$ cat flow/run.sh
#!/bin/bash
# the make line also repeats each setting of config.mk as NAME=value (left out here)
make -C /OpenROAD-flow-scripts/flow DESIGN_CONFIG=/design/flow/config.mk WORK_HOME=/design/flow/orfs CLKGATE_MAP_FILE= finish
$ cat flow/config.mk
export PLATFORM = sky130hd
export DESIGN_NAME = div_avalon
export DESIGN_NICKNAME = div_avalon
export VERILOG_FILES = /design/flow/design.v
export SDC_FILE = /design/flow/constraint.sdc
export NUM_CORES = 4
export LEC_CHECK = 0
export ABC_AREA = 1
export CAP_MARGIN = 20
export CORE_MARGIN = 2
export CORE_UTILIZATION = 40
export MAX_ROUTING_LAYER = met4
export PLACE_DENSITY_LB_ADDON = 0.21
export SETUP_SLACK_MARGIN = 0.59
export SLEW_MARGIN = 25
$ cat flow/constraint.sdc
create_clock -name core_clock -period 2.62 [get_ports {clk}]
set_input_delay 0.5240 -clock core_clock [delete_from_list [all_inputs] [get_ports {clk}]]
set_output_delay 0.5240 -clock core_clock [all_outputs]
set_load 0.01 [all_outputs]
$ cat flow/design.v
module div 
	#(
		parameter W=32,
					 CBIT=6		 
	 )
	(
		input wire clk, reset, str_trg,
		input wire [W-1:0] dvsr, dvnd,
		output reg ready, done_trg,
		output wire [W-1:0] quo,rmd
	);
	localparam [1:0]
		idle = 2'b00,
		op = 2'b01,
		last = 2'b10,
		done = 2'b11;
	reg [1:0] state_reg, state_next;
	reg [W-1:0] rh_reg, rh_next, rl_reg, rl_next, rh_tmp, d_reg, d_next;
	reg [CBIT-1:0] n_reg, n_next;
	reg q_bit, start;
	always @ (posedge clk, posedge reset)
		if (reset)
		begin
			state_reg<=idle;
			rh_reg<=0;
			rl_reg<=0;
			d_reg<=0;
			n_reg<=0;
		end
		else
		begin
			state_reg<=state_next;
			rh_reg<=rh_next;
			rl_reg<=rl_next;
			d_reg<=d_next;
			n_reg<=n_next;
		end
		always @*
		begin
			start = str_trg;
			state_next = state_reg;
			ready = 1'b0;
			done_trg = 1'b0;
			rh_next = rh_reg;
			rl_next = rl_reg;
			d_next = d_reg;
			n_next = n_reg;
			case (state_reg)
				idle:
				begin
					ready = 1'b1;
					if (start)
					begin
						rh_next = 0;
						rl_next = dvnd;   
						d_next = dvsr;    
						n_next = W+1;     
						state_next = op;
					end
				end
				op:
				begin
					rl_next  = {rl_reg[W-2:0], q_bit};
					rh_next = {rh_tmp[W-2:0], rl_reg[W-1]};
					n_next = n_reg-1;
					if (n_next==1)
						state_next = last;
				end
				last:  
				begin
					rl_next = {rl_reg[W-2:0], q_bit};
					rh_next = rh_tmp;
					state_next = done;
				end
				done:
				begin
					done_trg = 1'b1;
					state_next = idle;
				end
				default: state_next = idle;
			endcase
		end
		always @*
			if (rh_reg >= d_reg)
			begin
				rh_tmp = rh_reg - d_reg;
				q_bit=1'b1;
			end
			else
			begin
				rh_tmp = rh_reg;
				q_bit = 1'b0;
			end
		assign quo = rl_reg;
		assign rmd = rh_reg;
endmodule
module div_avalon
	#(
		parameter W     = 32,
				  CBIT  = 6		 
	 )
	(
		input wire clk, reset,
		input wire [2:0] div_address,
		input wire div_chipselect,
		input wire div_write,
		input wire [W-1:0] div_writedata,
		output wire [W-1:0] div_readdata,
		output wire div_irq,
		output wire div_rdy
	);
    localparam [2:0]
        SET_DIVIDEND  = 3'h0,
        SET_DIVISOR   = 3'h1,
        START         = 3'h2,
        GET_QUOTIENT  = 3'h3,
        GET_REMAINDER = 3'h4,
        GET_READY     = 3'h5,
        DONE_TRG      = 3'h6;
	wire div_start, div_ready, set_done_trg, clr_done_trg;
	reg [W-1:0] dvnd_reg, dvsr_reg;
	reg done_trg_reg;
	wire [W-1:0] quo, rmd;
	wire wr_en, wr_dvnd, wr_dvsr;
	div #(.W(32), .CBIT(6)) d1
		 ( .clk(clk), .reset(reset), .str_trg(div_start), .dvsr(dvsr_reg), .dvnd(dvnd_reg),   
		   .ready(div_ready), .done_trg(set_done_trg), .quo(quo), .rmd(rmd));         
	always @ (posedge clk, posedge reset)
	begin
		if (reset)
		begin
			dvnd_reg <= 0;
			dvsr_reg <= 0;
			done_trg_reg <= 0;
		end
		else
		begin
			if (wr_dvnd)
				dvnd_reg <= div_writedata;
			if (wr_dvsr)
				dvsr_reg <= div_writedata;
			if (set_done_trg)
				done_trg_reg <= 1'b1;
			else if (clr_done_trg)
				done_trg_reg <= 1'b0;
		end
	end
	assign wr_en = div_write & div_chipselect;
	assign wr_dvnd = (div_address == SET_DIVIDEND) & wr_en;
	assign wr_dvsr = (div_address == SET_DIVISOR) & wr_en;
	assign div_start = (div_address == START) & wr_en;
	assign clr_done_trg = (div_address == DONE_TRG) & wr_en;
	assign div_readdata = (div_address == GET_QUOTIENT) ? quo :
								 (div_address == GET_REMAINDER) ? rmd :
								 (div_address == GET_READY) ? {31'b0, div_ready} : {31'b0, done_trg_reg};
	assign div_rdy = div_ready;
	assign div_irq = done_trg_reg;
endmodule
==> results of run 1 <==
cell type report:
cell class	count	area share
multi-input combinational	1000	0.4274
timing repair buffer	150	0.1144
sequential	171	0.3123
tap	335	0.03057
inverter	260	0.07145
clock buffer	18	0.03130
clock inverter	14	0.01259
routing by layer:
metal / part of all wire / wire length, um
met5: 0 / 0
met4: 0.016 / 509
met2: 0.45 / 14200
met1: 0.48 / 15440
met3: 0.055 / 1741
repair_timing:
action	CTS	global route
setup buffers	20	5
cloned	8	1
gates resized	245	26
hold buffers	0	0
pin swaps	20	15
setup endpoints to repair	66	65
==> impl_metrics.ini, run 1 <==
; generated from flow reports
[floorplanning]
row_count = 59
die_x_um = 165.5
floorplan.core_util = 0.4036
die_area_um2 = 27380
io_pins = 73
dieHeight_um = 165.5
fp.coreArea_um2 = 25840

[yosys]
syn_area_per_cell_um2 = 6.990
xor_area_frac = 0.01512
most_common_cell = nand2_1
ys.flops = 171
ys_sh_mux = 0.001080
ys_sh_aoi = 0.1310
edf_count = 0
logic_family = simple AND/OR/NAND/NOR gates
ys_cells = 1492
synth-simple-area-share = 0.2807
async_flop_share = 1.000
top_area_frac = 0.4079
ys_seq_frac = 0.4104
synth.distinct_cells = 40
yosys_area_um2 = 10430
synthTopCellsByArea = dfrtp_1 41%, nand2_1 17%, inv_1 9.3%
ys_sh_adder = 0.04271
netlist_area_um2 = 10430
fp_nets = 1566
ff_type = dfrtp_1
syn-instance-count = 1492
top_area_cell = dfrtp_1
yosys_warnings = 2
synth.cells.most_frequent = 475 x nand2_1, 258 x inv_1, 170 x dfrtp_1

[global_route]
grt_util_met2 = 0.3723
grt_pass1_vias = 9564
grt_overflow_total = 0
top_usage_layer = met2
antenna_found_initial = 0
grt_pass1_wl_mm = 51.09
grt_usage = 0.2479
grt_max_degree = 115
use_met1 = 0.3518
use_met3 = 0.03621

[hold_path]
hold_path_depth = 2
hold_path_end = d1.d_reg[3]
hold_path.class = flop to flop
worstHoldStart = dvsr_reg[3]

[route]
post-route-drc-count = 0
drt_iter0_markers = 716
avgRoutedWirePerCell_um = 16.37
viasPerCell = 5.170
wirelength_mm = 31.89
drt_pass1_iterations = 7
n_antenna_cell = 0
antenna_left = 0
num_vias = 10070

[sta]
hold_viol = 0
finalSetupViolCount = 0
clock_skew_ns = 0.02341
finalCritPeriodShare = 0.9200
holdWs_ns = 0.4856
worst-slew-pin-transition_ns = 0.7073
final_max_slew_viol_count = 0
max-slew-margin-rel = 0.5285
clock.fmax_ghz = 0.4149
rsz0062_at_grt = true
layout_min_cycle_time_ns = 2.410
finalSetupTns_ns = 0
setup_ws_ns = 0.2097

[power_and_ir_drop]
vdd_drop_max_v = 0.0006905
power_switching_mw = 10.06
switching_share = 0.4963
top_power_group = combinational cells
pg_clk_mw = 2.58
leakage_nw = 7.058
seq_power_mw = 3.97
p_comb_frac = 0.677
intPower_mw = 10.21
comb-power_mw = 13.7
clkPwrFrac = 0.127
power_density_nw_per_um2 = 1479
total_power_mw = 20.27
seqPwrFrac = 0.196

[setup_path]
cp.arrival_ns = 2.72
rrSetupSlack_ns = 0.21
crit_path_end_kind = flop
r2r_start = d1.d_reg[0]
cp_top_family = simple AND/OR/NAND/NOR gates
cp.required_ns = 2.93
start_kind = flop
crit_top_cell = nand2_2
r2r_end = d1.rh_reg[10]
reg2reg_depth = 18
slowest_stage = dfrtp_2
cp_cell_sequence = ha_4 -> fa_2 -> inv_2 -> nand2_2 -> nand2_2 -> nand3_2 -> nand2_2 -> nand2_2 -> nand3_2 -> nand2_4 -> nand2_8 -> buf_12 -> buf_12 -> nand2_4 -> nand3_2 -> nand2_1 -> nand2_1 -> o21ai_1
critPathLaunch = d1.d_reg[0]
crit_fanout = 6
critPathKind = flop to flop
slowest_delay_ns = 0.44
cp.depth = 18
crit_end = d1.rh_reg[10]
path_buffers = 3

[cts]
clk_path_buf_depth = 2
cts_tree = done
cts_buffers = 17
cts.clk_slew.worst_paths_ns = 0.08
clk_latency_ns = 0.44
cts.sinks = 171
htreeDepth = 4
cts-root-buf = clkbuf_16

[place]
place_inst = 1882
routabilityCongestion = 0.9676
placed_cell_area_um2 = 12120
detailed_place_hpwl_mm = 22.49
port_buffers = 72
pre_cts_ws_ns = -0.2696

[final_layout]
final-seq-area_um2 = 4282
fillers = 2408
final-comb-area_um2 = 5859
fin_area_um2 = 13710
utilization = 0.5307
fin_nets = 1674
fin_cells = 1948
syn_to_final_growth_pct = 31.47

[job]
log.warning_count = 32
maxCapViolations = 0

[run_status]
outcome = complete, no violations
==> inputs of run 2 (changes only) <==
Settings changed: ABC_AREA 1 to default, CORE_UTILIZATION 40 to 62, MAX_ROUTING_LAYER met4 to default, PLACE_DENSITY_LB_ADDON 0.21 to default, SETUP_SLACK_MARGIN 0.59 to default, SLEW_MARGIN 25 to 20.
Clock period 2.62 ns to 4.34 ns, I/O delays scaled along.
==> impl_metrics.ini, run 2 <==
; generated from flow reports
[run_status]
outcome = complete, no violations

[yosys]
synthTopCellsByArea = dfrtp_1 45%, mux2_2 12%, mux2i_1 4.8%
synth.distinct_cells = 65
ys_sh_mux = 0.1668
edf_count = 0
syn-instance-count = 909
synth-simple-area-share = 0.08658
top_area_frac = 0.4501
logic_family = AND-OR/OR-AND gates
netlist_area_um2 = 9452
yosys_area_um2 = 9452
async_flop_share = 1.000
synth.cells.most_frequent = 170 x dfrtp_1, 99 x mux2_2, 82 x nand2_1
ys.flops = 171
syn_area_per_cell_um2 = 10.40
yosys_warnings = 2
most_common_cell = dfrtp_1
ys_sh_aoi = 0.1815
xor_area_frac = 0.02317
top_area_cell = dfrtp_1
ys_sh_adder = 0.04713
ys_cells = 909
ys_seq_frac = 0.4529
fp_nets = 983
ff_type = dfrtp_1

[hold_path]
hold_path_end = done_trg_reg
hold_path_depth = 1
hold_path.class = flop to flop
worstHoldStart = d1.state_reg[3]

[final_layout]
final-comb-area_um2 = 4793
fillers = 1086
syn_to_final_growth_pct = 16.04
final-seq-area_um2 = 4280
fin_nets = 1044

[power_and_ir_drop]
leakage_nw = 5.025
seqPwrFrac = 0.316
clkPwrFrac = 0.184
comb-power_mw = 4.10
power_density_nw_per_um2 = 747.0
power_switching_mw = 3.438
seq_power_mw = 2.59
intPower_mw = 4.755
vdd_drop_max_v = 0.0005341
top_power_group = combinational cells
switching_share = 0.4196
p_comb_frac = 0.500
pg_clk_mw = 1.51

[cts]
cts.sinks = 171
cts_buffers = 17
cts-root-buf = clkbuf_16
cts_tree = done
clk_path_buf_depth = 2
cts.clk_slew.worst_paths_ns = 0.06
cts_setup_buffers = 0
clk_latency_ns = 0.43
hold_buffers = 0
htreeDepth = 4
cts_resized = 0

[setup_path]
cp.depth = 6
cp.arrival_ns = 3.00
r2r_end = d1.rh_reg[23]
crit_path_end_kind = output port
crit_end = div_readdata[12]
crit_fanout = 31
rrSetupSlack_ns = 0.67
start_kind = primary input
critPathLaunch = div_address[2]
r2r_start = d1.rh_reg[0]
critPathKind = primary input to output port
slowest_stage = clkdlybuf4s50_1
path_buffers = 4
slowest_delay_ns = 0.58
cp_cell_sequence = clkdlybuf4s50_1 -> inv_1 -> nor3_2 -> buf_4 -> a22o_1 -> clkdlybuf4s50_1
cp_top_family = buffers and inverters
crit_top_cell = clkdlybuf4s50_1
cp.required_ns = 3.47
reg2reg_depth = 13

[floorplanning]
floorplan.core_util = 0.6287
io_pins = 73
dieHeight_um = 127.5
row_count = 45
fp.coreArea_um2 = 15030
die_area_um2 = 16250
die_x_um = 127.5

[global_route]
grt_usage = 0.3049
antenna_found_initial = 0
grt_max_degree = 59
grt_pass1_vias = 7632
grt_overflow_total = 0
grt_pass1_wl_mm = 38.96

[route]
drt_iter0_markers = 513
post-route-drc-count = 0
wirelength_mm = 23.84
viasPerCell = 6.359
drt_pass1_iterations = 6
num_vias = 7434
n_antenna_cell = 0
avgRoutedWirePerCell_um = 20.39
antenna_left = 0

[job]
maxCapViolations = 0
log.warning_count = 29

[sta]
rsz0062_at_grt = false
finalCritPeriodShare = 0.8904
hold_viol = 0
worst-slew-pin-transition_ns = 0.9793
setup_ws_ns = 0.4757
clock.fmax_ghz = 0.2588
holdWs_ns = 0.4967
layout_min_cycle_time_ns = 3.864
max-slew-margin-rel = 0.3447
final_max_slew_viol_count = 0
finalSetupViolCount = 0
finalSetupTns_ns = 0
clock_skew_ns = 0.01299

[place]
port_buffers = 72
pre_cts_ws_ns = 0.5349
detailed_place_hpwl_mm = 15.61
routabilityCongestion = 1.014
## run 2: final cells by class
class | instances | area share
multi-input combinational | 640 | 0.4370
sequential | 171 | 0.3903
tap | 188 | 0.02145
timing repair buffer | 91 | 0.08214
inverter | 49 | 0.01711
clock buffer | 18 | 0.03913
clock inverter | 12 | 0.01289
## run 2: per-stage QoR
step                      cell area (um2)  power (mW)  utilization  instances
after floorplan                      9455       5.569            -        909
after global placement              10400       6.397       0.6916       1139
after detailed placement            10400       6.553       0.6916       1139
after CTS                           10970       8.137       0.7296       1169
after global routing                10970       8.756       0.7296       1169
final                               10970       8.193       0.7296       1169
## run 2: per-layer routing
metal	share of wire	track usage	up-vias
li1	-	-	3418
met1	0.45	0.4133	3734
met2	0.48	0.5030	234
met3	0.048	0.05695	48
met4	0.020	0.09308	0
met5	0	0	-
==> inputs of run 3 (changes only) <==
Settings changed: CAP_MARGIN 20 to 0, CELL_PAD_IN_SITES_GLOBAL_PLACEMENT from default to 3, CORE_MARGIN 2 to 5, CORE_UTILIZATION 62 to 32, CTS_CLUSTER_SIZE from default to 47, MAX_ROUTING_LAYER from default to met5, PLACE_DENSITY from default to 0.9, SETUP_SLACK_MARGIN from default to 0.18, SLEW_MARGIN 20 to 30.
Clock period 4.34 ns to 4.69 ns, I/O delays scaled along.
==> impl_metrics.ini, run 3 <==
; generated from flow reports
[yosys]
ys_sh_adder = 0.04713
synth.cells.most_frequent = 170 x dfrtp_1, 99 x mux2_2, 82 x nand2_1
netlist_area_um2 = 9452
synth.distinct_cells = 65
syn_area_per_cell_um2 = 10.40
yosys_area_um2 = 9452
async_flop_share = 1.000
most_common_cell = dfrtp_1
top_area_frac = 0.4501
ys_cells = 909
synth-simple-area-share = 0.08658
ys_sh_aoi = 0.1815
fp_nets = 983
xor_area_frac = 0.02317
ys_seq_frac = 0.4529
syn-instance-count = 909
ff_type = dfrtp_1
ys_sh_mux = 0.1668
ys.flops = 171
edf_count = 0
logic_family = AND-OR/OR-AND gates
synthTopCellsByArea = dfrtp_1 45%, mux2_2 12%, mux2i_1 4.8%
yosys_warnings = 2
top_area_cell = dfrtp_1

[run_status]
outcome = complete, no violations

[hold_path]
hold_path_depth = 1
hold_path.class = flop to flop
hold_path_end = dvnd_reg[2]
worstHoldStart = dvnd_reg[2]

[sta]
clock_skew_ns = 0.01303
layout_min_cycle_time_ns = 3.949
clock.fmax_ghz = 0.2532
finalSetupTns_ns = 0
finalCritPeriodShare = 0.8420
hold_viol = 0
holdWs_ns = 0.5036
rsz0062_at_grt = false
finalSetupViolCount = 0
worst-slew-pin-transition_ns = 0.8785
final_max_slew_viol_count = 0
max-slew-margin-rel = 0.4143

[setup_path]
r2r_end = d1.rh_reg[30]
cp.required_ns = 3.75
critPathKind = primary input to output port
crit_end = div_readdata[19]
crit_top_cell = clkdlybuf4s50_1
slowest_stage = clkdlybuf4s50_1
rrSetupSlack_ns = 1.22
reg2reg_depth = 10
slowest_delay_ns = 0.56
cp_cell_sequence = clkdlybuf4s50_1 -> inv_1 -> nor3_2 -> buf_4 -> a22o_1 -> clkdlybuf4s50_1
crit_path_end_kind = output port
path_buffers = 4
r2r_start = d1.rh_reg[17]
crit_fanout = 31
start_kind = primary input
cp.depth = 6
cp.arrival_ns = 3.01
critPathLaunch = div_address[2]
cp_top_family = buffers and inverters

[power_and_ir_drop]
power_density_nw_per_um2 = 667.5
power_switching_mw = 3.124
seqPwrFrac = 0.321
vdd_drop_max_v = 0.0002773
intPower_mw = 4.340
switching_share = 0.4186
seq_power_mw = 2.39
top_power_group = combinational cells
clkPwrFrac = 0.184
pg_clk_mw = 1.38
leakage_nw = 5.026
comb-power_mw = 3.69
p_comb_frac = 0.495

[global_route]
grt_max_degree = 95
grt_pass1_vias = 7242
grt_pass1_wl_mm = 41.06
antenna_found_initial = 0
grt_usage = 0.1541
grt_overflow_total = 0

[route]
antenna_left = 0
post-route-drc-count = 0
viasPerCell = 5.158
avgRoutedWirePerCell_um = 18.14
drt_iter0_markers = 368
num_vias = 7077
n_antenna_cell = 0
drt_pass1_iterations = 4
wirelength_mm = 24.89

[floorplanning]
die_x_um = 181.9
fp.coreArea_um2 = 29400
die_area_um2 = 33070
io_pins = 73
row_count = 63
floorplan.core_util = 0.3215
dieHeight_um = 181.9

[cts]
cts-root-buf = clkbuf_16
clk_latency_ns = 0.43
hold_buffers = 0
cts.clk_slew.worst_paths_ns = 0.06
cts_tree = done
clk_path_buf_depth = 2
htreeDepth = 4
cts.sinks = 171
cts_setup_buffers = 0
cts_buffers = 17
cts_resized = 0

[place]
placed_cell_area_um2 = 10630
detailed_place_hpwl_mm = 17.06
port_buffers = 72
routabilityCongestion = 0.8120
place_inst = 1341

[job]
log.warning_count = 27
maxCapViolations = 0

[final_layout]
fin_nets = 1044
syn_to_final_growth_pct = 18.31
fin_cells = 1372
fin_area_um2 = 11180
run 3: through the flow:
stage / power, mW / util / worst slack, ns
after floorplan: 5.153 / - / 1.570
final: 7.464 / 0.3803 / 0.7411
after CTS: 7.525 / 0.3803 / 0.7324
after detailed placement: 6.102 / 0.3614 / 0.7590
after global placement: 6.105 / 0.3614 / 0.7600
after global routing: 8.099 / 0.3803 / 0.6206
run 3: routing by layer:
metal / vias to the layer above / global-route usage / share of wire
met5: - / 0 / 0
met4: 0 / 0.03753 / 0.013
met3: 25 / 0.02704 / 0.033
met2: 114 / 0.2388 / 0.45
met1: 3501 / 0.2241 / 0.50
li1: 3437 / - / -
run 3: layout make-up:
type / instances / area, um2
fill: 2955 / 18220
multi-input combinational: 640 / 4793
sequential: 171 / 4280
timing repair buffer: 91 / 875.8
tap: 390 / 488.0
clock buffer: 19 / 442.9
inverter: 49 / 187.7
clock inverter: 12 / 113.9
==> inputs of run 4 (changes only) <==
Settings changed: ABC_AREA from default to 1, CAP_MARGIN 0 to 20, CELL_PAD_IN_SITES_DETAIL_PLACEMENT from default to 0, CELL_PAD_IN_SITES_GLOBAL_PLACEMENT 3 to default, CORE_ASPECT_RATIO from default to 1.25, CORE_MARGIN 5 to 2, CORE_UTILIZATION 32 to 70, CTS_CLUSTER_SIZE 47 to 21, GPL_ROUTABILITY_DRIVEN from default to 1, HOLD_SLACK_MARGIN from default to -0.09, MAX_ROUTING_LAYER met5 to default, PLACE_DENSITY 0.9 to default, PLACE_DENSITY_LB_ADDON from default to 0.15, SETUP_SLACK_MARGIN 0.18 to 0.09, SLEW_MARGIN 30 to 20, TNS_END_PERCENT from default to 50.
Clock period 4.69 ns to 2.91 ns, I/O delays scaled along.
==> impl_metrics.ini, run 4 <==
; generated from flow reports
[yosys]
ys_seq_frac = 0.4104
most_common_cell = nand2_1
syn_area_per_cell_um2 = 6.990
async_flop_share = 1.000
edf_count = 0
yosys_warnings = 2
synth-simple-area-share = 0.2807
synthTopCellsByArea = dfrtp_1 41%, nand2_1 17%, inv_1 9.3%
ff_type = dfrtp_1
ys_sh_mux = 0.001080
synth.cells.most_frequent = 475 x nand2_1, 258 x inv_1, 170 x dfrtp_1
synth.distinct_cells = 40
ys_sh_adder = 0.04271
fp_nets = 1566
xor_area_frac = 0.01512
syn-instance-count = 1492
logic_family = simple AND/OR/NAND/NOR gates
ys.flops = 171
top_area_frac = 0.4079
netlist_area_um2 = 10430
ys_cells = 1492
top_area_cell = dfrtp_1
ys_sh_aoi = 0.1310
yosys_area_um2 = 10430

[route]
drt_iter0_markers = 1448
viasPerCell = 6.229
n_antenna_cell = 0
drt_pass1_iterations = 8
post-route-drc-count = 0
antenna_left = 0
num_vias = 10850
wirelength_mm = 32.83
avgRoutedWirePerCell_um = 18.86

[setup_path]
cp.depth = 6
crit_end = div_readdata[19]
r2r_end = d1.rh_reg[31]
cp_cell_sequence = dlymetal6s2s_1 -> nor2_2 -> nand2_2 -> buf_4 -> o22ai_1 -> clkdlybuf4s50_1
path_buffers = 3
critPathKind = primary input to output port
crit_path_end_kind = output port
critPathLaunch = div_address[0]
start_kind = primary input
slowest_stage = clkdlybuf4s50_1
r2r_start = d1.rh_reg[0]
reg2reg_depth = 16
rrSetupSlack_ns = 0.26
cp_top_family = buffers and inverters
crit_fanout = 16
cp.required_ns = 2.33
cp.arrival_ns = 2.09
slowest_delay_ns = 0.57

[global_route]
grt_overflow_total = 0
grt_usage = 0.4243
grt_pass1_wl_mm = 53.04
antenna_found_initial = 0
grt_pass1_vias = 10460
grt_max_degree = 66

[job]
maxCapViolations = 0
log.warning_count = 29

[sta]
hold_viol = 0
clock_skew_ns = 0.01782
finalCritPeriodShare = 0.9192
final_max_slew_viol_count = 0
worst-slew-pin-transition_ns = 0.7112
max-slew-margin-rel = 0.5259
layout_min_cycle_time_ns = 2.675
finalSetupViolCount = 0
clock.fmax_ghz = 0.3738
rsz0062_at_grt = false

[cts]
clk_path_buf_depth = 2
cts.clk_slew.worst_paths_ns = 0.08
cts_buffers = 17
htreeDepth = 4
cts.sinks = 171
cts-root-buf = clkbuf_16
clk_latency_ns = 0.45
hold_buffers = 0
cts_tree = done

[power_and_ir_drop]
pg_clk_mw = 2.28
vdd_drop_max_v = 0.0006426
total_power_mw = 15.40
switching_share = 0.5191
seq_power_mw = 3.61
intPower_mw = 7.407
leakage_nw = 6.564
power_density_nw_per_um2 = 1276
top_power_group = combinational cells
p_comb_frac = 0.618
seqPwrFrac = 0.234
clkPwrFrac = 0.148
comb-power_mw = 9.51
power_switching_mw = 7.995

[run_status]
outcome = complete, no violations

[place]
detailed_place_hpwl_mm = 21.94
routabilityCongestion = 0.9526
port_buffers = 72
placed_cell_area_um2 = 11400

[floorplanning]
fp.coreArea_um2 = 14470
die_x_um = 113.2
row_count = 49
die_area_um2 = 15900
io_pins = 73
floorplan.core_util = 0.7208
dieHeight_um = 140.5

[final_layout]
fin_area_um2 = 12070
fillers = 880
utilization = 0.8342
syn_to_final_growth_pct = 15.74
fin_nets = 1624

[hold_path]
hold_path_depth = 2
hold_path_end = dvnd_reg[9]
hold_path.class = flop to flop
worstHoldStart = dvnd_reg[9]
==> run 4: cell type report <==
type	count	area (um2)	share of cell area
Clock buffer	18	429.2	0.03556
Clock inverter	14	170.2	0.01410
Inverter	260	979.7	0.08117
Multi-Input combinational cell	1001	4965	0.4113
Sequential cell	171	4280	0.3546
Tap cell	178	222.7	0.01845
Timing Repair Buffer	99	1023	0.08479
==> run 4: through the flow <==
stage / cells / hold WS (ns) / setup slack [ns] / TNS, ns
2_1_floorplan: 1492 / 0.3519 / 0.1461 / 0
3_5_place_dp: 1706 / 0.4676 / -0.1576 / -1.486
3_3_place_gp: 1706 / 0.4609 / -0.09692 / -0.09692
6_report: 1741 / 0.4915 / 0.2351 / 0
4_1_cts: 1738 / 0.4934 / -0.02984 / -0.05449
5_1_grt: 1741 / 0.5122 / 0.08419 / 0
==> run 4: what timing repair did <==
| action | in CTS | in global routing |
|---|---|---|
| cloned | 0 | 1 |
| resized | 27 | 18 |
| setup buffers | 0 | 2 |
| pin swaps | 0 | 2 |
| endpoints found under the setup margin | 33 | 43 |
==> run 4: metal layers <==
| layer | vias up | GRT usage | wire length (um) |
|---|---|---|---|
| li1 | 4858 | - | - |
| met1 | 5045 | 0.5556 | 12300 |
| met2 | 782 | 0.7050 | 15760 |
| met3 | 160 | 0.08698 | 3581 |
| met4 | 0 | 0.1496 | 1192 |
| met5 | - | 0 | 0 |
==> inputs of run 5 (changes only) <==
Settings changed: ABC_AREA 1 to default, CELL_PAD_IN_SITES_DETAIL_PLACEMENT 0 to default, CORE_ASPECT_RATIO 1.25 to default, CORE_UTILIZATION 70 to 56, CTS_CLUSTER_SIZE 21 to default, GPL_ROUTABILITY_DRIVEN 1 to default, HOLD_SLACK_MARGIN -0.09 to default, PLACE_DENSITY_LB_ADDON 0.15 to default, SETUP_SLACK_MARGIN 0.09 to 0.03, TNS_END_PERCENT 50 to default.
Clock period 2.91 ns to 3.38 ns, I/O delays scaled along.
==> impl_metrics.ini, run 5 <==
; generated from flow reports
[run_status]
outcome = complete, no violations

[power_and_ir_drop]
comb-power_mw = 5.52
clkPwrFrac = 0.192
intPower_mw = 6.476
power_density_nw_per_um2 = 960.2
seqPwrFrac = 0.304
power_switching_mw = 4.454
pg_clk_mw = 2.10
leakage_nw = 5.236
seq_power_mw = 3.32
vdd_drop_max_v = 0.0006534
switching_share = 0.4075
top_power_group = combinational cells
p_comb_frac = 0.505

[sta]
rsz0062_at_grt = true
max-slew-margin-rel = 0.5306
setup_ws_ns = 0.08483
final_max_slew_viol_count = 0
worst-slew-pin-transition_ns = 0.7026
hold_viol = 0
holdWs_ns = 0.4980
layout_min_cycle_time_ns = 3.295
clock_skew_ns = 0.01538
clock.fmax_ghz = 0.3035
finalSetupViolCount = 0
finalSetupTns_ns = 0
finalCritPeriodShare = 0.9749

[setup_path]
r2r_end = d1.rh_reg[8]
rrSetupSlack_ns = 0.18
slowest_delay_ns = 0.57
start_kind = primary input
critPathKind = primary input to output port
cp.required_ns = 2.70
r2r_start = d1.rh_reg[17]
critPathLaunch = div_address[2]
slowest_stage = clkdlybuf4s50_1
crit_fanout = 15
crit_end = div_readdata[19]
path_buffers = 5
cp_cell_sequence = clkdlybuf4s50_1 -> inv_1 -> nor3_4 -> buf_4 -> buf_8 -> a22o_1 -> clkdlybuf4s50_1
crit_top_cell = clkdlybuf4s50_1
crit_path_end_kind = output port
cp.depth = 7
cp_top_family = buffers and inverters
cp.arrival_ns = 2.62
reg2reg_depth = 10

[yosys]
syn_area_per_cell_um2 = 10.40
top_area_cell = dfrtp_1
synth.cells.most_frequent = 170 x dfrtp_1, 99 x mux2_2, 82 x nand2_1
synth.distinct_cells = 65
fp_nets = 983
async_flop_share = 1.000
syn-instance-count = 909
ff_type = dfrtp_1
yosys_warnings = 2
ys.flops = 171
synthTopCellsByArea = dfrtp_1 45%, mux2_2 12%, mux2i_1 4.8%
most_common_cell = dfrtp_1
netlist_area_um2 = 9452
ys_sh_aoi = 0.1815
synth-simple-area-share = 0.08658
ys_sh_adder = 0.04713
xor_area_frac = 0.02317
ys_cells = 909
top_area_frac = 0.4501
ys_seq_frac = 0.4529
ys_sh_mux = 0.1668
logic_family = AND-OR/OR-AND gates
edf_count = 0
yosys_area_um2 = 9452

[final_layout]
fin_area_um2 = 11380
fin_nets = 1078
final-seq-area_um2 = 4280
final-comb-area_um2 = 4825
syn_to_final_growth_pct = 20.44
fillers = 1262

[global_route]
grt_pass1_vias = 7702
grt_max_degree = 67
grt_overflow_total = 0
antenna_found_initial = 0
grt_usage = 0.2796
grt_pass1_wl_mm = 39.43

[cts]
cts-root-buf = clkbuf_16
clk_latency_ns = 0.44
htreeDepth = 4
cts.sinks = 171
cts.clk_slew.worst_paths_ns = 0.06
hold_buffers = 0
clk_path_buf_depth = 2
cts_buffers = 17
cts_tree = done

[place]
routabilityCongestion = 0.9564
placed_cell_area_um2 = 10680
pre_cts_ws_ns = 0.09336
detailed_place_hpwl_mm = 16.80
port_buffers = 72

[floorplanning]
die_x_um = 133.9
floorplan.core_util = 0.5720
io_pins = 73
dieHeight_um = 133.9
fp.coreArea_um2 = 16520
die_area_um2 = 17930
row_count = 47

[route]
drt_pass1_iterations = 7
n_antenna_cell = 0
wirelength_mm = 24.87
viasPerCell = 6.124
drt_iter0_markers = 531
post-route-drc-count = 0
avgRoutedWirePerCell_um = 20.14
num_vias = 7563
antenna_left = 0

[hold_path]
hold_path.class = flop to flop
worstHoldStart = dvsr_reg[17]
hold_path_end = d1.d_reg[17]
hold_path_depth = 1

[job]
maxCapViolations = 0
log.warning_count = 30
## run 5: layer usage
layer,track usage,part of all wire,vias up
met3,0.05140,0.048,47
met2,0.4567,0.47,263
met1,0.3760,0.46,3757
met5,0,0,-
li1,-,-,3496
met4,0.1011,0.021,0
## run 5: layout make-up
type / count / share of cell area
clock inverters: 12 / 0.01649
multi-input cells: 640 / 0.4238
clock buffers: 18 / 0.03858
flip-flops and latches: 171 / 0.3760
inverters: 49 / 0.01649
well taps: 220 / 0.02418
repair buffers: 125 / 0.1044
## run 5: timing repair
action / 4_1_cts / 5_1_grt
endpoints found under the hold margin: 0 / 0
buffers inserted: 0 / 2
resized: 0 / 10
endpoints found under the setup margin: 0 / 45
## run 5: metrics by stage
step / total power [mW] / util / std cells
2_1_floorplan: 7.150 / - / 909
5_1_grt: 11.69 / 0.6889 / 1235
6_report: 10.93 / 0.6889 / 1235
3_5_place_dp: 8.650 / 0.6460 / 1201
3_3_place_gp: 8.529 / 0.6460 / 1201
4_1_cts: 10.82 / 0.6840 / 1231
==> inputs of run 6 (changes only) <==
Settings changed: ABC_AREA from default to 1, CELL_PAD_IN_SITES_DETAIL_PLACEMENT from default to 0, CORE_ASPECT_RATIO from default to 1.25, CORE_UTILIZATION 56 to 70, CTS_CLUSTER_DIAMETER from default to 358, CTS_CLUSTER_SIZE from default to 21, GPL_ROUTABILITY_DRIVEN from default to 1, HOLD_SLACK_MARGIN from default to 0.3, PLACE_DENSITY_LB_ADDON from default to 0.15, SETUP_SLACK_MARGIN 0.03 to 0.09, TNS_END_PERCENT from default to 50.
Clock period 3.38 ns to 2.38 ns, I/O delays scaled along.
==> impl_metrics.ini, run 6 <==
; generated from flow reports
[run_status]
outcome = failed layout checks
failed_checks = negative setup slack

[yosys]
ys.flops = 171
synthTopCellsByArea = dfrtp_1 41%, nand2_1 17%, inv_1 9.3%
netlist_area_um2 = 10430
most_common_cell = nand2_1
async_flop_share = 1.000
edf_count = 0
synth-simple-area-share = 0.2807
ff_type = dfrtp_1
xor_area_frac = 0.01512
syn_area_per_cell_um2 = 6.990
fp_nets = 1566
top_area_frac = 0.4079
synth.cells.most_frequent = 475 x nand2_1, 258 x inv_1, 170 x dfrtp_1
ys_seq_frac = 0.4104
ys_sh_mux = 0.001080
ys_sh_aoi = 0.1310
yosys_area_um2 = 10430
ys_cells = 1492
ys_sh_adder = 0.04271
yosys_warnings = 2
logic_family = simple AND/OR/NAND/NOR gates
top_area_cell = dfrtp_1
synth.distinct_cells = 40
syn-instance-count = 1492

[route]
n_antenna_cell = 0
drt_pass1_iterations = 8
viasPerCell = 6.296
drt_iter0_markers = 1736
avgRoutedWirePerCell_um = 19.56
wirelength_mm = 34.97
antenna_left = 0
num_vias = 11260
post-route-drc-count = 0

[setup_path]
cp.arrival_ns = 2.80
critPathKind = flop to flop
start_kind = flop
critPathLaunch = d1.d_reg[31]
crit_fanout = 18
crit_top_cell = nand2_2
cp.required_ns = 2.70
reg2reg_depth = 14
slowest_stage = ha_1
crit_end = d1.rh_reg[18]
path_buffers = 4
cp_cell_sequence = inv_1 -> ha_1 -> nand2_1 -> inv_1 -> a21boi_0 -> nand2_1 -> nor2_4 -> buf_12 -> buf_8 -> nand3_1 -> nand3_1 -> nand2_2 -> nand2_2 -> nand2_2
crit_path_end_kind = flop
r2r_end = d1.rh_reg[18]
cp_top_family = simple AND/OR/NAND/NOR gates
rrSetupSlack_ns = -0.1
r2r_start = d1.d_reg[31]
cp.depth = 14
slowest_delay_ns = 0.38

[sta]
holdWs_ns = 0.3498
final_max_slew_viol_count = 0
clock_skew_ns = 0.01071
hold_viol = 0
layout_min_cycle_time_ns = 2.477
max-slew-margin-rel = 0.5355
finalSetupViolCount = 12
worst-slew-pin-transition_ns = 0.6967
finalSetupTns_ns = -0.3772
rsz0062_at_grt = true
setup_ws_ns = -0.09651
clock.fmax_ghz = 0.4038
finalCritPeriodShare = 1.041

[final_layout]
fin_nets = 1671
fillers = 698
final-comb-area_um2 = 5298
syn_to_final_growth_pct = 22.33
final-seq-area_um2 = 4280
fin_cells = 1788

[power_and_ir_drop]
pg_clk_mw = 2.79
p_comb_frac = 0.655
intPower_mw = 10.25
clkPwrFrac = 0.133
power_switching_mw = 10.79
comb-power_mw = 13.8
power_density_nw_per_um2 = 1649
vdd_drop_max_v = 0.0008382
total_power_mw = 21.04
seqPwrFrac = 0.212
top_power_group = combinational cells
seq_power_mw = 4.46
switching_share = 0.5128
leakage_nw = 6.767

[place]
port_buffers = 72
pre_cts_ws_ns = -0.4438
place_inst = 1746
routabilityCongestion = 0.9791
detailed_place_hpwl_mm = 21.77

[floorplanning]
die_area_um2 = 15900
fp.coreArea_um2 = 14470
die_x_um = 113.2
floorplan.core_util = 0.7208
row_count = 49
io_pins = 73
dieHeight_um = 140.5

[cts]
clk_latency_ns = 0.44
cts.clk_slew.worst_paths_ns = 0.07
hold_buffers = 0
cts-root-buf = clkbuf_16
cts_buffers = 17
htreeDepth = 4
cts_tree = done
clk_path_buf_depth = 2
cts.sinks = 171

[global_route]
grt_usage = 0.4335
grt_pass1_wl_mm = 54.03
antenna_found_initial = 0
grt_overflow_total = 0
grt_max_degree = 72
grt_pass1_vias = 10650

[job]
maxCapViolations = 0
log.warning_count = 31

[hold_path]
hold_path.class = primary input to asynchronous set/reset pin
-- run 6: per-stage QoR --
step,util,cell area (um2)
final,0.8817,12760
after global placement,0.8093,11710
after detailed placement,0.8093,11710
after CTS,0.8700,12590
after global routing,0.8817,12760
after floorplan,-,10430
-- run 6: what timing repair did --
item	in CTS	in global routing
gates resized	153	48
cloned	1	0
setup buffers	9	2
endpoints found under the setup margin	66	34
pin swaps	19	17
-- run 6: final cells by class --
class | count | share of cell area
clock buffer | 18 | 0.03364
sequential | 171 | 0.3355
multi-input combinational | 1000 | 0.4153
inverter | 260 | 0.07680
timing repair buffer | 147 | 0.1086
tap | 178 | 0.01746
clock inverter | 14 | 0.01275
-- run 6: layer usage --
metal / share of wire / global-route usage / wire (um) / up-vias
met1: 0.37 / 0.5628 / 12780 / 5193
met3: 0.11 / 0.09000 / 3933 / 226
met4: 0.059 / 0.1964 / 2055 / 0
met2: 0.46 / 0.7028 / 16200 / 894
li1: - / - / - / 4945
met5: 0 / 0 / 0 / -
==> inputs of run 7 (changes only) <==
Settings changed: CAP_MARGIN 20 to 10, CELL_PAD_IN_SITES_GLOBAL_PLACEMENT from default to 0, CORE_ASPECT_RATIO 1.25 to 0.69, CORE_MARGIN 2 to 7, CORE_UTILIZATION 70 to 29, CTS_CLUSTER_DIAMETER 358 to 393, CTS_CLUSTER_SIZE 21 to 89, GPL_TIMING_DRIVEN from default to 1, HOLD_SLACK_MARGIN 0.3 to 0.28, MAX_ROUTING_LAYER from default to met5, MIN_ROUTING_LAYER from default to met2, PLACE_DENSITY_LB_ADDON 0.15 to 0.13, SETUP_SLACK_MARGIN 0.09 to 0.83.
Clock period 2.38 ns to 3.06 ns, I/O delays scaled along.
==> impl_metrics.ini, run 7 <==
; generated from flow reports
[power_and_ir_drop]
power_switching_mw = 9.272
leakage_nw = 6.885
switching_share = 0.5158
total_power_mw = 17.98
power_density_nw_per_um2 = 1322
seqPwrFrac = 0.190
comb-power_mw = 12.2
vdd_drop_max_v = 0.0005194
p_comb_frac = 0.681
pg_clk_mw = 2.31
seq_power_mw = 3.42
clkPwrFrac = 0.129
intPower_mw = 8.705
top_power_group = combinational cells

[floorplanning]
dieHeight_um = 171.5
row_count = 57
floorplan.core_util = 0.2954
die_area_um2 = 41560
fp.coreArea_um2 = 35300
die_x_um = 242.3
io_pins = 73

[yosys]
ys_sh_mux = 0.001080
ys_sh_aoi = 0.1310
yosys_area_um2 = 10430
fp_nets = 1566
synth.cells.most_frequent = 475 x nand2_1, 258 x inv_1, 170 x dfrtp_1
synthTopCellsByArea = dfrtp_1 41%, nand2_1 17%, inv_1 9.3%
xor_area_frac = 0.01512
ys_seq_frac = 0.4104
netlist_area_um2 = 10430
yosys_warnings = 2
synth.distinct_cells = 40
async_flop_share = 1.000
most_common_cell = nand2_1
top_area_frac = 0.4079
ys.flops = 171
syn_area_per_cell_um2 = 6.990
edf_count = 0
synth-simple-area-share = 0.2807
top_area_cell = dfrtp_1
ys_sh_adder = 0.04271
logic_family = simple AND/OR/NAND/NOR gates
ff_type = dfrtp_1
ys_cells = 1492
syn-instance-count = 1492

[final_layout]
syn_to_final_growth_pct = 30.43
final-comb-area_um2 = 5739
fin_nets = 1668
final-seq-area_um2 = 4280
fillers = 3754

[hold_path]
worstHoldStart = dvsr_reg[21]
hold_path.class = flop to flop
hold_path_depth = 2
hold_path_end = d1.d_reg[21]

[job]
maxCapViolations = 0
log.warning_count = 33

[route]
wirelength_mm = 39.11
avgRoutedWirePerCell_um = 18.78
drt_iter0_markers = 1718
drt_pass1_iterations = 29
num_vias = 14130
viasPerCell = 6.788
antenna_left = 0
post-route-drc-count = 0

[setup_path]
cp_cell_sequence = ha_4 -> fa_2 -> inv_2 -> nand2_2 -> nand2_2 -> nand3_2 -> nand2_2 -> nand2_2 -> nand3_2 -> nand2_4 -> nand2_8 -> nand3b_1 -> nand3_1 -> nand2_1 -> nand2_1 -> nand2_1
crit_top_cell = nand2_2
crit_end = d1.rh_reg[17]
rrSetupSlack_ns = 0.56
cp_top_family = simple AND/OR/NAND/NOR gates
start_kind = flop
r2r_end = d1.rh_reg[17]
cp.required_ns = 3.40
r2r_start = d1.d_reg[0]
cp.arrival_ns = 2.85
cp.depth = 16
critPathLaunch = d1.d_reg[0]
critPathKind = flop to flop
slowest_delay_ns = 0.42
reg2reg_depth = 16
crit_path_end_kind = flop
path_buffers = 1
crit_fanout = 6
slowest_stage = dfrtp_1

[sta]
finalSetupTns_ns = 0
clock_skew_ns = 0.01350
clock.fmax_ghz = 0.3993
setup_ws_ns = 0.5555
layout_min_cycle_time_ns = 2.505
finalCritPeriodShare = 0.8185
max-slew-margin-rel = 0.4850
hold_viol = 0
finalSetupViolCount = 0
rsz0062_at_grt = true
worst-slew-pin-transition_ns = 0.7726
final_max_slew_viol_count = 0

[place]
port_buffers = 72
routabilityCongestion = 0.9482
pre_cts_ws_ns = 0.03849
detailed_place_hpwl_mm = 26.26

[global_route]
grt_max_degree = 121
grt_pass1_wl_mm = 58.72
grt_usage = 0.2776
grt_pass1_vias = 15430
antenna_found_initial = 0
grt_overflow_total = 0

[cts]
cts_tree = done
cts.sinks = 171
htreeDepth = 4
cts.clk_slew.worst_paths_ns = 0.07
cts-root-buf = clkbuf_16
cts_buffers = 17
clk_path_buf_depth = 2
clk_latency_ns = 0.45

[run_status]
outcome = complete, no violations
==> run 7: stage by stage <==
stage / util / std cells / hold slack, ns / cell area (um2)
after detailed placement: 0.3338 / 2004 / 0.4662 / 11780
after global placement: 0.3338 / 2004 / 0.4660 / 11780
after CTS: 0.3638 / 2060 / 0.4827 / 12840
final: 0.3853 / 2082 / 0.4829 / 13600
after global routing: 0.3851 / 2079 / 0.5058 / 13590
after floorplan: - / 1492 / 0.3519 / 10430
==> run 7: final cells by class <==
cell class,count,area share
Tap cell,472,0.04342
Inverter,260,0.07258
Sequential cell,171,0.3147
Clock inverter,13,0.01141
Clock buffer,19,0.03256
Timing Repair Buffer,142,0.1028
Antenna cell,3,0.0005519
Multi-Input combinational cell,1002,0.4219
==> run 7: timing repair <==
item	4_1_cts	5_1_grt
buffers inserted	18	18
resized	218	137
hold buffers	0	0
endpoints found under the setup margin	66	123
cloned	6	1
endpoints found under the hold margin	0	0
pin swaps	12	18
==> run 7: metal layers <==
layer  global-route usage  vias up  wire (um)
met4              0.03869       31       1706
met3               0.4527      259      18880
met2               0.2685     3784      17720
li1                     -     4915          -
met1                    -     5144          0
met5               0.1492        -        808
==> inputs of run 8 (changes only) <==
Settings changed: ABC_AREA 1 to default, CAP_MARGIN 10 to 20, CELL_PAD_IN_SITES_DETAIL_PLACEMENT 0 to default, CELL_PAD_IN_SITES_GLOBAL_PLACEMENT 0 to 3, CORE_ASPECT_RATIO 0.69 to default, CORE_MARGIN 7 to 2, CORE_UTILIZATION 29 to 40, CTS_CLUSTER_DIAMETER 393 to 386, CTS_CLUSTER_SIZE 89 to 100, GPL_ROUTABILITY_DRIVEN 1 to default, GPL_TIMING_DRIVEN 1 to default, HOLD_SLACK_MARGIN 0.28 to default, MAX_ROUTING_LAYER met5 to default, MIN_ROUTING_LAYER met2 to default, PLACE_DENSITY_LB_ADDON 0.13 to default, SETUP_SLACK_MARGIN 0.83 to default, TNS_END_PERCENT 50 to default.
Clock period 3.06 ns to 5.0 ns, I/O delays scaled along.
==> impl_metrics.ini, run 8 <==
; generated from flow reports
[power_and_ir_drop]
power_density_nw_per_um2 = 639.4
clkPwrFrac = 0.197
power_switching_mw = 2.989
seq_power_mw = 2.24
total_power_mw = 7.130
switching_share = 0.4192
comb-power_mw = 3.49
p_comb_frac = 0.490
pg_clk_mw = 1.40
seqPwrFrac = 0.313
top_power_group = combinational cells
intPower_mw = 4.141
vdd_drop_max_v = 0.0002606
leakage_nw = 5.054

[yosys]
synthTopCellsByArea = dfrtp_1 45%, mux2_2 12%, mux2i_1 4.8%
ys_sh_mux = 0.1668
yosys_warnings = 2
synth.distinct_cells = 65
top_area_cell = dfrtp_1
most_common_cell = dfrtp_1
synth.cells.most_frequent = 170 x dfrtp_1, 99 x mux2_2, 82 x nand2_1
edf_count = 0
ys.flops = 171
top_area_frac = 0.4501
logic_family = AND-OR/OR-AND gates
async_flop_share = 1.000
synth-simple-area-share = 0.08658
fp_nets = 983
ys_cells = 909
ys_sh_adder = 0.04713
syn-instance-count = 909
xor_area_frac = 0.02317
ys_sh_aoi = 0.1815
netlist_area_um2 = 9452
ff_type = dfrtp_1
syn_area_per_cell_um2 = 10.40
ys_seq_frac = 0.4529
yosys_area_um2 = 9452

[floorplanning]
fp.coreArea_um2 = 23330
row_count = 56
floorplan.core_util = 0.4051
die_area_um2 = 24870
dieHeight_um = 157.7
io_pins = 73
die_x_um = 157.7

[cts]
cts_buffers = 17
htreeDepth = 4
clk_latency_ns = 0.44
clk_path_buf_depth = 2
cts_resized = 0
cts-root-buf = clkbuf_16
hold_buffers = 0
cts_setup_buffers = 0
cts.sinks = 171
cts_tree = done
cts.clk_slew.worst_paths_ns = 0.07

[sta]
clock_skew_ns = 0.01169
rsz0062_at_grt = false
final_max_slew_viol_count = 0
finalSetupTns_ns = 0
hold_viol = 0
worst-slew-pin-transition_ns = 1.106
finalCritPeriodShare = 0.8526
layout_min_cycle_time_ns = 4.263
max-slew-margin-rel = 0.2624
clock.fmax_ghz = 0.2346
finalSetupViolCount = 0

[global_route]
grt_overflow_total = 0
grt_usage = 0.2137
grt_pass1_vias = 7299
grt_max_degree = 172
grt_pass1_wl_mm = 40.74
antenna_found_initial = 0

[setup_path]
crit_path_end_kind = output port
cp.depth = 5
cp.required_ns = 4.00
cp_cell_sequence = clkdlybuf4s50_1 -> and3_1 -> buf_12 -> a22o_1 -> clkdlybuf4s50_1
critPathKind = primary input to output port
r2r_start = d1.rh_reg[0]
r2r_end = d1.rh_reg[23]
crit_end = div_readdata[9]
cp_top_family = buffers and inverters
crit_top_cell = clkdlybuf4s50_1
path_buffers = 3
reg2reg_depth = 13
start_kind = primary input
rrSetupSlack_ns = 1.22
slowest_delay_ns = 0.66
crit_fanout = 22
slowest_stage = clkdlybuf4s50_1
critPathLaunch = div_address[1]
cp.arrival_ns = 3.26

[final_layout]
syn_to_final_growth_pct = 17.99
final-comb-area_um2 = 4793
final-seq-area_um2 = 4280
fillers = 2227
utilization = 0.4780
fin_nets = 1043

[hold_path]
hold_path_depth = 1
hold_path.class = flop to flop
worstHoldStart = d1.state_reg[3]
hold_path_end = done_trg_reg

[job]
maxCapViolations = 0
log.warning_count = 31

[run_status]
outcome = complete, no violations

[route]
avgRoutedWirePerCell_um = 19.44
post-route-drc-count = 0
drt_pass1_iterations = 5
num_vias = 7175
wirelength_mm = 25.29
n_antenna_cell = 0
antenna_left = 0
drt_iter0_markers = 447
viasPerCell = 5.515

[place]
detailed_place_hpwl_mm = 17.15
port_buffers = 72
routabilityCongestion = 0.8649
## run 8: layout make-up
| cell class | instances | area share |
|---|---|---|
| clock buffers | 20 | 0.04095 |
| clock inverters | 12 | 0.01380 |
| repair buffers | 90 | 0.07899 |
| flip-flops and latches | 171 | 0.3838 |
| multi-input cells | 640 | 0.4298 |
| inverters | 49 | 0.01683 |
| well taps | 319 | 0.03579 |
## run 8: through the flow
step	setup WS, ns	cell area, um2	hold WS, ns	instances
floorplan	1.818	9455	0.3519	909
CTS	0.7415	11150	0.4999	1301
global placement	0.8049	10540	0.4762	1269
finish	0.7370	11150	0.4952	1301
detailed placement	0.7393	10540	0.4825	1269
global route	0.6802	11150	0.5175	1301
## run 8: layer usage
layer / GRT usage / part of all wire
met4: 0.05541 / 0.014
met3: 0.03093 / 0.026
met2: 0.3700 / 0.50
met5: 0 / 0
met1: 0.2803 / 0.46
==> inputs of run 9 (changes only) <==
Settings changed: CAP_MARGIN 20 to 35, CELL_PAD_IN_SITES_GLOBAL_PLACEMENT 3 to default, CORE_ASPECT_RATIO from default to 0.68, CORE_MARGIN 2 to 5, CTS_CLUSTER_DIAMETER 386 to 136, CTS_CLUSTER_SIZE 100 to default, HOLD_SLACK_MARGIN from default to 0.19.
==> impl_metrics.ini, run 9 <==
; generated from flow reports
[yosys]
synth-simple-area-share = 0.08658
ys_cells = 909
async_flop_share = 1.000
ys_seq_frac = 0.4529
synth.distinct_cells = 65
fp_nets = 983
netlist_area_um2 = 9452
synth.cells.most_frequent = 170 x dfrtp_1, 99 x mux2_2, 82 x nand2_1
yosys_area_um2 = 9452
ys_sh_mux = 0.1668
top_area_cell = dfrtp_1
ff_type = dfrtp_1
ys_sh_aoi = 0.1815
syn_area_per_cell_um2 = 10.40
top_area_frac = 0.4501
synthTopCellsByArea = dfrtp_1 45%, mux2_2 12%, mux2i_1 4.8%
ys_sh_adder = 0.04713
logic_family = AND-OR/OR-AND gates
most_common_cell = dfrtp_1
syn-instance-count = 909
yosys_warnings = 2
edf_count = 0
ys.flops = 171
xor_area_frac = 0.02317

[floorplanning]
die_area_um2 = 26860
fp.coreArea_um2 = 23310
floorplan.core_util = 0.4055
row_count = 46
io_pins = 73
dieHeight_um = 136.8
die_x_um = 196.4

[setup_path]
cp.required_ns = 4.00
r2r_end = d1.rh_reg[23]
crit_top_cell = clkdlybuf4s50_1
rrSetupSlack_ns = 1.19
path_buffers = 4
cp.arrival_ns = 3.13
critPathKind = primary input to output port
start_kind = primary input
crit_fanout = 31
cp_cell_sequence = clkdlybuf4s50_1 -> inv_1 -> nor3_2 -> buf_4 -> a22o_1 -> clkdlybuf4s50_1
reg2reg_depth = 11
crit_end = div_readdata[20]
critPathLaunch = div_address[2]
r2r_start = d1.rh_reg[11]
cp.depth = 6
slowest_delay_ns = 0.57
crit_path_end_kind = output port
cp_top_family = buffers and inverters
slowest_stage = clkdlybuf4s50_1

[power_and_ir_drop]
power_density_nw_per_um2 = 635.2
seqPwrFrac = 0.322
leakage_nw = 5.031
top_power_group = combinational cells
total_power_mw = 7.050
intPower_mw = 4.158
switching_share = 0.4102
p_comb_frac = 0.483
seq_power_mw = 2.27
clkPwrFrac = 0.195
pg_clk_mw = 1.38
vdd_drop_max_v = 0.0002652
comb-power_mw = 3.40
power_switching_mw = 2.892

[cts]
cts_buffers = 17
hold_buffers = 0
clk_latency_ns = 0.43
cts-root-buf = clkbuf_16
cts_tree = done
cts_resized = 0
cts_setup_buffers = 0
htreeDepth = 4
clk_path_buf_depth = 2
cts.clk_slew.worst_paths_ns = 0.06
cts.sinks = 171

[place]
pre_cts_ws_ns = 0.9023
port_buffers = 72
detailed_place_hpwl_mm = 15.74
routabilityCongestion = 0.9179

[route]
drt_iter0_markers = 422
avgRoutedWirePerCell_um = 18.19
post-route-drc-count = 0
antenna_left = 0
wl_met3_mm = 1.025
wl_met2_mm = 9.363
n_antenna_cell = 0
routed.top_layer = met4
wirelength_mm = 23.46
num_vias = 7067
wl_met1_mm = 12.86
viasPerCell = 5.478
drt_pass1_iterations = 5

[final_layout]
syn_to_final_growth_pct = 17.42
fin_nets = 1039

[run_status]
outcome = complete, no violations

[global_route]
grt_pass1_vias = 7029
grt_overflow_total = 0
antenna_found_initial = 0
grt_pass1_wl_mm = 39.14
grt_usage = 0.1831
grt_max_degree = 172

[sta]
final_max_slew_viol_count = 0
finalCritPeriodShare = 0.8264
rsz0062_at_grt = false
worst-slew-pin-transition_ns = 0.9537
setup_ws_ns = 0.8681
max-slew-margin-rel = 0.3642
clock_skew_ns = 0.008237
finalSetupViolCount = 0
holdWs_ns = 0.5034
hold_viol = 0
clock.fmax_ghz = 0.2420
layout_min_cycle_time_ns = 4.132
finalSetupTns_ns = 0

[hold_path]
hold_path_end = d1.d_reg[14]
hold_path.class = flop to flop
worstHoldStart = d1.d_reg[14]
hold_path_depth = 1

[job]
maxCapViolations = 0
log.warning_count = 29
-- run 9: through the flow --
stage / instance area [um2] / utilization / cells
detailed placement: 10490 / 0.4500 / 1258
global route: 11100 / 0.4761 / 1290
floorplan: 9455 / - / 909
CTS: 11100 / 0.4761 / 1290
global placement: 10490 / 0.4500 / 1258
finish: 11100 / 0.4761 / 1290
-- run 9: cell type report --
class	count	area, um2
Inverter	49	187.7
Tap cell	312	390.4
Multi-Input combinational cell	640	4793
Clock buffer	19	442.9
Clock inverter	13	165.2
Sequential cell	171	4280
Fill cell	2144	12210
Timing Repair Buffer	86	838.3
-- run 9: per-layer routing --
layer / track usage / up-vias
met3: 0.04085 / 20
met1: 0.2893 / 3482
met5: 0 / -
met2: 0.2553 / 142
met4: 0.03643 / 0
li1: - / 3423
==> inputs of run 10 (changes only) <==
Settings changed: CAP_MARGIN 35 to 20, CORE_ASPECT_RATIO 0.68 to default, CORE_MARGIN 5 to 2, CORE_UTILIZATION 40 to 70, CTS_CLUSTER_DIAMETER 136 to default, CTS_CLUSTER_SIZE from default to 33, HOLD_SLACK_MARGIN 0.19 to default.
Clock period 5.0 ns to 2.74 ns, I/O delays scaled along.
==> impl_metrics.ini, run 10 <==
; implementation run metrics
[cts]
htreeDepth = 4
cts-root-buf = clkbuf_16
cts_buffers = 17
clk_path_buf_depth = 2
cts.sinks = 171

[yosys]
async_flop_share = 1.000
ys_sh_aoi = 0.1815
yosys_warnings = 2
xor_area_frac = 0.02317
top_area_cell = dfrtp_1
logic_family = AND-OR/OR-AND gates
ff_type = dfrtp_1
syn-instance-count = 909
synthTopCellsByArea = dfrtp_1 45%, mux2_2 12%, mux2i_1 4.8%
ys_sh_mux = 0.1668
synth-simple-area-share = 0.08658
netlist_area_um2 = 9452
yosys_area_um2 = 9452
synth.cells.most_frequent = 170 x dfrtp_1, 99 x mux2_2, 82 x nand2_1
most_common_cell = dfrtp_1
fp_nets = 983
ys_sh_adder = 0.04713
edf_count = 0
synth.distinct_cells = 65
ys_seq_frac = 0.4529
top_area_frac = 0.4501
ys.flops = 171
syn_area_per_cell_um2 = 10.40
ys_cells = 909

[place]
routabilityCongestion = 0.9946
detailed_place_hpwl_mm = 18.71
port_buffers = 72
placed_cell_area_um2 = 11370

[run_status]
haltStage = global routing
outcome = stopped before the end
tool.error = [ERROR DPL-0038] Utilization greater than 100%, impossible to legalize

[floorplanning]
io_pins = 73
dieHeight_um = 120.2
fp.coreArea_um2 = 13190
floorplan.core_util = 0.7166
die_area_um2 = 14450
die_x_um = 120.2
row_count = 42
run 10: repair_timing:
| action | 4_1_cts |
|---|---|
| hold buffers | 0 |
| resized | 130 |
| setup endpoints to repair | 65 |
| cloned | 2 |
| pin swaps | 36 |
| setup buffers | 19 |
run 10: metrics by stage:
stage	setup slack, ns	hold WS, ns	util	std cells	TNS (ns)
4_1_cts	-0.2740	0.3730	0.9583	1298	-4.474
3_5_place_dp	-0.4568	0.4882	0.8623	1246	-14.59
3_3_place_gp	-0.1505	0.4715	0.8623	1246	-4.972
2_1_floorplan	-0.08505	0.3519	-	909	-0.1068
==> inputs of run 11 (changes only) <==
Settings changed: CORE_UTILIZATION 70 to 71, CTS_CLUSTER_SIZE 33 to 36.
Clock period 2.74 ns to 2.85 ns, I/O delays scaled along.
==> impl_metrics.ini, run 11 <==
; implementation run metrics
[floorplanning]
die_area_um2 = 14250
dieHeight_um = 119.4
row_count = 42
die_x_um = 119.4
io_pins = 73
floorplan.core_util = 0.7194
fp.coreArea_um2 = 13140

[cts]
cts-root-buf = clkbuf_16
cts.sinks = 171
htreeDepth = 4
cts_buffers = 17
hold_buffers = 0
clk_path_buf_depth = 2

[yosys]
syn-instance-count = 909
top_area_cell = dfrtp_1
ys_cells = 909
xor_area_frac = 0.02317
yosys_warnings = 2
ys_sh_aoi = 0.1815
synth.cells.most_frequent = 170 x dfrtp_1, 99 x mux2_2, 82 x nand2_1
top_area_frac = 0.4501
logic_family = AND-OR/OR-AND gates
syn_area_per_cell_um2 = 10.40
synth.distinct_cells = 65
most_common_cell = dfrtp_1
async_flop_share = 1.000
ys_seq_frac = 0.4529
fp_nets = 983
ys.flops = 171
synth-simple-area-share = 0.08658
edf_count = 0
netlist_area_um2 = 9452
synthTopCellsByArea = dfrtp_1 45%, mux2_2 12%, mux2i_1 4.8%
ys_sh_adder = 0.04713
ff_type = dfrtp_1
ys_sh_mux = 0.1668
yosys_area_um2 = 9452

[place]
routabilityCongestion = 0.9975
port_buffers = 72
detailed_place_hpwl_mm = 17.87

[run_status]
haltStage = global routing
outcome = stopped before the end
==> run 11: per-stage QoR <==
step                      area, um2  hold WS, ns  TNS (ns)  std cells  setup slack, ns
after CTS                     12180       0.5093   -0.4125       1271         -0.08306
after detailed placement      11100       0.4940    -7.093       1216          -0.2225
after global placement        11100       0.4836    -3.310       1216          -0.1806
after floorplan                9472       0.3519         0        909         0.008998
==> run 11: repair_timing <==
item	in CTS
gates cloned	5
setup endpoints to repair	64
pin swaps	27
gates resized	105
setup buffers	18
endpoints found under the hold margin	0
==> inputs of run 12 (changes only) <==
Settings changed: ABC_AREA from default to 1, CORE_UTILIZATION 71 to 72, CTS_CLUSTER_DIAMETER from default to 224, CTS_CLUSTER_SIZE 36 to default, MAX_ROUTING_LAYER from default to met4, PLACE_DENSITY from default to 0.73, SETUP_SLACK_MARGIN from default to 0.63, TNS_END_PERCENT from default to 5.
Clock period 2.85 ns to 2.39 ns, I/O delays scaled along.
==> impl_metrics.ini, run 12 <==
; implementation run metrics
[yosys]
ys_cells = 1492
synthTopCellsByArea = dfrtp_1 41%, nand2_1 17%, inv_1 9.3%
async_flop_share = 1.000
fp_nets = 1566
syn-instance-count = 1492
top_area_frac = 0.4079
logic_family = simple AND/OR/NAND/NOR gates
ys_sh_mux = 0.001080
netlist_area_um2 = 10430
top_area_cell = dfrtp_1
synth.distinct_cells = 40
ff_type = dfrtp_1
most_common_cell = nand2_1
ys.flops = 171
ys_sh_aoi = 0.1310
edf_count = 0
syn_area_per_cell_um2 = 6.990
yosys_warnings = 2
synth.cells.most_frequent = 475 x nand2_1, 258 x inv_1, 170 x dfrtp_1
xor_area_frac = 0.01512
ys_sh_adder = 0.04271
ys_seq_frac = 0.4104
synth-simple-area-share = 0.2807
yosys_area_um2 = 10430

[floorplanning]
io_pins = 73
die_x_um = 124.4
fp.coreArea_um2 = 13990
dieHeight_um = 124.4
die_area_um2 = 15460
row_count = 43
floorplan.core_util = 0.7455

[place]
port_buffers = 72
detailed_place_hpwl_mm = 22.96
routabilityCongestion = 1.026

[run_status]
tool.error = [ERROR GRT-0232] Routing congestion too high. Check the congestion heatmap in the GUI.
haltStage = global routing
outcome = stopped before the end

[cts]
htreeDepth = 4
cts_buffers = 17
cts-root-buf = clkbuf_16
cts.sinks = 171
clk_path_buf_depth = 2

[global_route]
grt_usage = 0.8252
grt_overflow_total = 83
[run 12: what timing repair did]
| action | in CTS |
|---|---|
| buffers inserted | 20 |
| hold buffers | 0 |
| gates resized | 148 |
| endpoints found under the setup margin | 164 |
| pin swaps | 16 |
| cloned | 3 |
[run 12: stage by stage]
| stage | instance area [um2] | power (mW) | utilization | setup slack (ns) | cells |
|---|---|---|---|---|---|
| after CTS | 12790 | 20.25 | 0.9142 | 0.01351 | 1793 |
| after detailed placement | 11700 | 15.79 | 0.8364 | -0.5063 | 1738 |
| after global placement | 11700 | 15.26 | 0.8364 | -0.4815 | 1738 |
| after floorplan | 10430 | 12.39 | - | -0.2699 | 1492 |
[run 12: metal layers]
metal | track usage | GRT overflow
met1 | 0.8130 | 0
met2 | 0.9624 | 42
met3 | 0.6379 | 1
met4 | 0.8592 | 40
met5 | - | -
==> inputs of run 13 (changes only) <==
Settings changed: ABC_AREA 1 to default, CORE_UTILIZATION 72 to 40, CTS_CLUSTER_DIAMETER 224 to 364, CTS_CLUSTER_SIZE from default to 87, GPL_ROUTABILITY_DRIVEN from default to 0, GPL_TIMING_DRIVEN from default to 0, PLACE_DENSITY 0.73 to default, PLACE_DENSITY_LB_ADDON from default to 0.09, SETUP_SLACK_MARGIN 0.63 to default, TNS_END_PERCENT 5 to 55.
Clock period 2.39 ns to 7.31 ns, I/O delays scaled along.
==> impl_metrics.ini, run 13 <==
; generated from flow reports
[sta]
worst-slew-pin-transition_ns = 0.9636
rsz0062_at_grt = false
finalCritPeriodShare = 0.7764
setup_ws_ns = 1.635
max-slew-margin-rel = 0.3576
clock.fmax_ghz = 0.1762
hold_viol = 0
layout_min_cycle_time_ns = 5.675
final_max_slew_viol_count = 0
clock_skew_ns = 0.01265
finalSetupViolCount = 0

[hold_path]
worstHoldStart = d1.state_reg[1]
hold_path_depth = 0
hold_path_end = d1.state_reg[3]
hold_path.class = flop to flop

[final_layout]
fin_nets = 1075
fin_cells = 1333
syn_to_final_growth_pct = 18.59
fin_area_um2 = 11210

[power_and_ir_drop]
top_power_group = combinational cells
leakage_nw = 5.044
clkPwrFrac = 0.193
seqPwrFrac = 0.310
power_switching_mw = 2.056
vdd_drop_max_v = 0.0001714
seq_power_mw = 1.52
p_comb_frac = 0.497
power_density_nw_per_um2 = 436.5
intPower_mw = 2.837
pg_clk_mw = 0.942
switching_share = 0.4202
comb-power_mw = 2.43
total_power_mw = 4.892

[yosys]
synth-simple-area-share = 0.08658
synthTopCellsByArea = dfrtp_1 45%, mux2_2 12%, mux2i_1 4.8%
top_area_frac = 0.4501
ff_type = dfrtp_1
ys_sh_adder = 0.04713
netlist_area_um2 = 9452
fp_nets = 983
ys_cells = 909
syn_area_per_cell_um2 = 10.40
edf_count = 0
syn-instance-count = 909
logic_family = AND-OR/OR-AND gates
ys_sh_aoi = 0.1815
yosys_area_um2 = 9452
yosys_warnings = 2
ys_sh_mux = 0.1668
async_flop_share = 1.000
top_area_cell = dfrtp_1
synth.distinct_cells = 65
most_common_cell = dfrtp_1
xor_area_frac = 0.02317
ys.flops = 171
synth.cells.most_frequent = 170 x dfrtp_1, 99 x mux2_2, 82 x nand2_1
ys_seq_frac = 0.4529

[global_route]
antenna_found_initial = 0
grt_pass1_vias = 7193
grt_pass1_wl_mm = 39.87
grt_max_degree = 94
grt_usage = 0.2151
grt_overflow_total = 0

[floorplanning]
floorplan.core_util = 0.4051
fp.coreArea_um2 = 23330
row_count = 56
io_pins = 73
die_x_um = 157.7
die_area_um2 = 24870
dieHeight_um = 157.7

[job]
maxCapViolations = 0
log.warning_count = 27

[route]
num_vias = 7358
viasPerCell = 5.520
drt_iter0_markers = 422
avgRoutedWirePerCell_um = 18.76
n_antenna_cell = 0
antenna_left = 0
drt_pass1_iterations = 7
wirelength_mm = 25.01
post-route-drc-count = 0

[cts]
cts_setup_buffers = 0
hold_buffers = 0
cts-root-buf = clkbuf_16
cts.sinks = 171
cts_buffers = 17
htreeDepth = 4
clk_latency_ns = 0.45
cts_resized = 0
cts_tree = done
clk_path_buf_depth = 2
cts.clk_slew.worst_paths_ns = 0.07

[setup_path]
slowest_stage = nor3_1
cp.required_ns = 5.85
cp.depth = 6
slowest_delay_ns = 0.71
start_kind = primary input
cp_cell_sequence = clkdlybuf4s50_1 -> inv_1 -> nor3_1 -> clkbuf_1 -> a22o_1 -> clkdlybuf4s50_1
path_buffers = 4
critPathLaunch = div_address[2]
crit_fanout = 10
rrSetupSlack_ns = 3.65
cp.arrival_ns = 4.21
crit_end = div_readdata[5]
critPathKind = primary input to output port
r2r_end = d1.rh_reg[30]
crit_top_cell = clkdlybuf4s50_1
r2r_start = d1.rh_reg[17]
crit_path_end_kind = output port
cp_top_family = buffers and inverters
reg2reg_depth = 13

[place]
pre_cts_ws_ns = 1.674
port_buffers = 71
place_inst = 1301
placed_cell_area_um2 = 10610
detailed_place_hpwl_mm = 18.15

[run_status]
outcome = complete, no violations
==> run 13: stage by stage <==
stage	utilization	hold slack, ns	setup TNS (ns)
after CTS	0.4804	0.3857	0
after global placement	0.4526	0.3565	-256.31
after global routing	0.4804	0.3868	0
after floorplan	-	0.3519	0
after detailed placement	0.4547	0.3749	0
final	0.4804	0.3769	0
==> run 13: final cells by class <==
class,instances,area [um2]
fillers,2237,12120
multi-input cells,640,4781
flip-flops and latches,171,4280
repair buffers,73,745.7
clock buffers,19,442.9
well taps,319,399.1
plain buffers,49,212.7
inverters,49,191.4
clock inverters,13,155.1
==> run 13: routing by layer <==
layer	vias to the layer above	track usage	part of all wire
li1	3492	-	-
met1	3681	0.3090	0.50
met5	-	-	0
met2	160	0.3199	0.45
met3	25	0.02902	0.040
met4	0	0.05844	0.015
No activity file was given, so power comes from the tool's default toggle rates.
